## top_module
module top_module(
    input  wire        clkr,
    input  wire        rst,
    input  wire        rxr,
    input  wire [4:0]  btnr,
    output wire        spr,
    output wire [7:0]  hr,
    output wire [7:0]  mr,
    output wire [4:0]  date,
    output wire [4:0]  month,
    output wire [7:0]  year,
    output wire [6:0]  seg,
    output wire [3:0]  an,
    output wire        dp
);
Size: about 1500 cells after synthesis, roughly 160 flip-flops.
make LEC_CHECK=0 ABC_AREA=1 CAP_MARGIN=20 CORE_ASPECT_RATIO=0.74 CORE_MARGIN=2 CORE_UTILIZATION=44 CTS_CLUSTER_DIAMETER=227 MAX_ROUTING_LAYER=met4 PLACE_DENSITY_LB_ADDON=0.01 SLEW_MARGIN=20 TNS_END_PERCENT=80 finish   # period 6.15 ns
run.sh (not shown) runs the stock make flow with config.mk's settings and CLKGATE_MAP_FILE=.
The starting point finished clean.
Edit:
CORE_ASPECT_RATIO = not set   (was 0.74)
CORE_UTILIZATION = 72   (was 44)
CTS_CLUSTER_DIAMETER = not set   (was 227)
MAX_ROUTING_LAYER = not set   (was met4)
PLACE_DENSITY = 0.78   (was not set)
PLACE_DENSITY_LB_ADDON = not set   (was 0.01)
TNS_END_PERCENT = not set   (was 80)
clock period = 5.7 ns   (was 6.15 ns; I/O delays follow)
=>
- Now the flow finished with negative setup slack left
- area after synthesis is unchanged
- die area falls by 38%
- wire length rises by 53%
- critical path depth falls by 7
- worst setup slack degrades by 2700 ps
- combinational power rises by 69%
Edit:
CORE_UTILIZATION = 65   (was 72)
CTS_CLUSTER_SIZE = 73   (was not set)
PLACE_DENSITY = not set   (was 0.78)
clock period = 5.22 ns   (was 5.7 ns; I/O delays follow)
=> The changed run reached the layout checks and failed them: negative setup slack; non-clock buffer count rises by 58; worst setup slack improves by 1800 ps; area after synthesis does not change.

========
top_module again, from the RTL that the note above started with.
make LEC_CHECK=0 CAP_MARGIN=40 CELL_PAD_IN_SITES_GLOBAL_PLACEMENT=3 CORE_MARGIN=6 CORE_UTILIZATION=40 CTS_CLUSTER_DIAMETER=80 CTS_CLUSTER_SIZE=69 HOLD_SLACK_MARGIN=0.29 MAX_ROUTING_LAYER=met4 MIN_ROUTING_LAYER=met2 SLEW_MARGIN=15 TNS_END_PERCENT=5 finish   # period 6.2 ns
The baseline completed and failed the layout checks on DRC.
Then changed:
==> flow/config.mk (replaced) <==
export PLATFORM = sky130hd
export DESIGN_NAME = top_module
export DESIGN_NICKNAME = top_module
export VERILOG_FILES = /design/flow/design.v
export SDC_FILE = /design/flow/constraint.sdc
export NUM_CORES = 4
export LEC_CHECK = 0
export CAP_MARGIN = 20
export CORE_MARGIN = 2
export CORE_UTILIZATION = 40
export SLEW_MARGIN = 20
==> flow/constraint.sdc (replaced) <==
create_clock -name core_clock -period 8.79 [get_ports {clkr}]
set_input_delay 1.7580 -clock core_clock [delete_from_list [all_inputs] [get_ports {clkr}]]
set_output_delay 1.7580 -clock core_clock [all_outputs]
set_load 0.01 [all_outputs]
Effect:
- With this change the flow finished clean
- clock skew hardly moves
- worst setup slack improves by 0.67 ns
- sequential power came out lower by 29%
- combinational power came out lower by 36%
- synthesized cell count stays the same
Then changed:
--- a/flow/config.mk
+++ b/flow/config.mk
@@ -10,0 +11,2 @@
+export CTS_CLUSTER_SIZE = 48
+export SETUP_SLACK_MARGIN = 0.88
==> flow/constraint.sdc (replaced) <==
create_clock -name core_clock -period 10.0 [get_ports {clkr}]
set_input_delay 2.0000 -clock core_clock [delete_from_list [all_inputs] [get_ports {clkr}]]
set_output_delay 2.0000 -clock core_clock [all_outputs]
set_load 0.01 [all_outputs]
Setup slack improved by 0.77 ns.
Combinational power is lower by about a fifth.
Final area shrinks slightly.
Then changed:
--- a/flow/config.mk
+++ b/flow/config.mk
@@ -8,0 +9 @@
+export CELL_PAD_IN_SITES_GLOBAL_PLACEMENT = 2
@@ -11,2 +12,3 @@
-export CTS_CLUSTER_SIZE = 48
-export SETUP_SLACK_MARGIN = 0.88
+export CTS_CLUSTER_DIAMETER = 333
+export CTS_CLUSTER_SIZE = 43
+export SETUP_SLACK_MARGIN = -0.96
Outcome: The new run went through all stages and came out clean. Power stays flat. Cell count barely changes. Global-route usage climbs by 0.91 points. Non-clock buffer count came out higher by 2. Synthesized cell count stays the same. Sequential share of layout area stays flat. Count of clock-buffer cells in the layout shrinks by 3. Setup slack is worse by 0.24 ns. Via count is lower by 1.2%.
Then changed:
--- a/flow/config.mk
+++ b/flow/config.mk
@@ -7,0 +8 @@
+export ABC_AREA = 1
@@ -9 +9,0 @@
-export CELL_PAD_IN_SITES_GLOBAL_PLACEMENT = 2
@@ -11,4 +11,4 @@
-export CORE_UTILIZATION = 40
-export CTS_CLUSTER_DIAMETER = 333
-export CTS_CLUSTER_SIZE = 43
-export SETUP_SLACK_MARGIN = -0.96
+export CORE_UTILIZATION = 58
+export CTS_CLUSTER_DIAMETER = 400
+export CTS_CLUSTER_SIZE = 99
+export SETUP_SLACK_MARGIN = 2.71
@@ -15,0 +16 @@
+export TNS_END_PERCENT = 5
Outcome:
- count of clock-buffer cells in the layout is unchanged
- sequential share of layout area climbs by 0.36 points
- design area falls by 1.2%
- synthesized area came out lower by 3.2%
- routed wire length falls by 12%
- critical path depth goes up by 16
- via count climbs by 6.0%
- sequential cell count does not change
- fmax rose by 20%

========
Setup of red:
Starting RTL as in the previous note.
clock: 10.0 ns
lec_check: 0
cap_margin: 40
cell_pad_in_sites_global_placement: 2
core_aspect_ratio: 1.9
core_margin: 10
core_utilization: 40
cts_cluster_diameter: 333
cts_cluster_size: 43
place_density: 0.35
setup_slack_margin: 1.18
slew_margin: 20
tns_end_percent: 25
red has completed all stages; timing, DRC and antenna checks passed.
Inputs modified between red and blue:
- CORE_UTILIZATION changed from 40 to 57
- CTS_CLUSTER_SIZE changed from 43 to 63
- SETUP_SLACK_MARGIN removed (was 1.18)
- CORE_ASPECT_RATIO removed (was 1.9)
- CORE_MARGIN changed from 10 to 2
- TNS_END_PERCENT removed (was 25)
- CAP_MARGIN changed from 40 to 20
- CELL_PAD_IN_SITES_GLOBAL_PLACEMENT removed (was 2)
- PLACE_DENSITY removed (was 0.35)
- CTS_CLUSTER_DIAMETER changed from 333 to 49
Findings:
blue ends up with lower total power consumption of the routed design than red does. For wire length of the first global-routing pass, dividing the value from red by the value from blue gives 1.17. Summary — fraction of power spent switching nets, blue relative to red: higher, by 0.31 points. Compared to red, the routing of blue uses less wire. Relative to red, critical path depth decreased by about 4.3% in blue. Compared with red, in blue via total after detailed routing now sits at about the same level; area of the chip now sits lower; routed length on met1 now sits higher.
Input-level comparison between green and blue:
- swapping 2 for 9 in CORE_MARGIN
- swapping 63 for 99 in CTS_CLUSTER_SIZE
- swapping 49 for 400 in CTS_CLUSTER_DIAMETER
- putting CORE_ASPECT_RATIO at 0.5 where nothing was set
- swapping 57 for 58 in CORE_UTILIZATION
- putting TNS_END_PERCENT at 5 where nothing was set
==> results <==
green vs. blue: number of fill cells in the layout saw a decrease, utilization after layout saw an increase.
Diff green..blue | register area | unchanged
Against blue as the reference, green delivers a higher die width.
Compared to blue, green was floorplanned on a bigger die.
green vs. blue: layout overhead on the synthesized area went up by 0.35 points.
The sequential share of layout area of green and that of blue are within noise of each other.
Changes in orange relative to green:
- removing CORE_ASPECT_RATIO (formerly 0.5)
- changing CTS_CLUSTER_DIAMETER from 400 to 46
- setting MAX_ROUTING_LAYER to met4 for the first time
- changing CORE_MARGIN from 9 to 2
- changing CTS_CLUSTER_SIZE from 99 to 50
==> comparison <==
- The higher met2 capacity usage during global routing of green and orange is in orange.
- orange vs. green: biggest fanout along the worst timing path now larger, met1 layer usage reported by global route went up by 6.3 points, critical path depth went up by 5, routed wire length decreased about 3%.
- Compared to green, orange was floorplanned on a smaller die.
- Number of cells on the worst reg-to-reg path, green and orange: larger value in orange
- When the final numbers for green and orange were put side by side, the worst-case clock skew turned out to be smaller in orange.
- In orange, the clock network fraction of total power came out 1.9 points below the value in green.
- Diff green..orange | count of cells resized by post-cts repair | unchanged
> inputs changed (orange -> purple)
- clearing MAX_ROUTING_LAYER, which used to be met4
- swapping 50 for 99 in CTS_CLUSTER_SIZE
- swapping 2 for 8 in CORE_MARGIN
- putting CORE_ASPECT_RATIO at 1.9 where nothing was set
- swapping 46 for 400 in CTS_CLUSTER_DIAMETER
### Flow results
Having completed the whole flow, purple delivered a layout that passed the timing, DRC and antenna checks.
Cmp orange and purple / placed cell count / higher: orange
There was hardly any difference in clock tree skew after final layout between purple and orange.
Looking at orange and purple, the summed area of non-filler cells in the final layout is a wash.
The higher core utilization came out of orange.
Final worst slack: higher on purple
Comparing orange and purple, the higher hold slack is on purple.
| wire length of the first global-routing pass | lower: orange |
Going from orange to purple, aggregate routed wire length grew by a few percent.
Count of inserted antenna diode cells: orange vs purple — no meaningful difference
Power figures rest on the tool's default switching activity, not on a simulated workload.
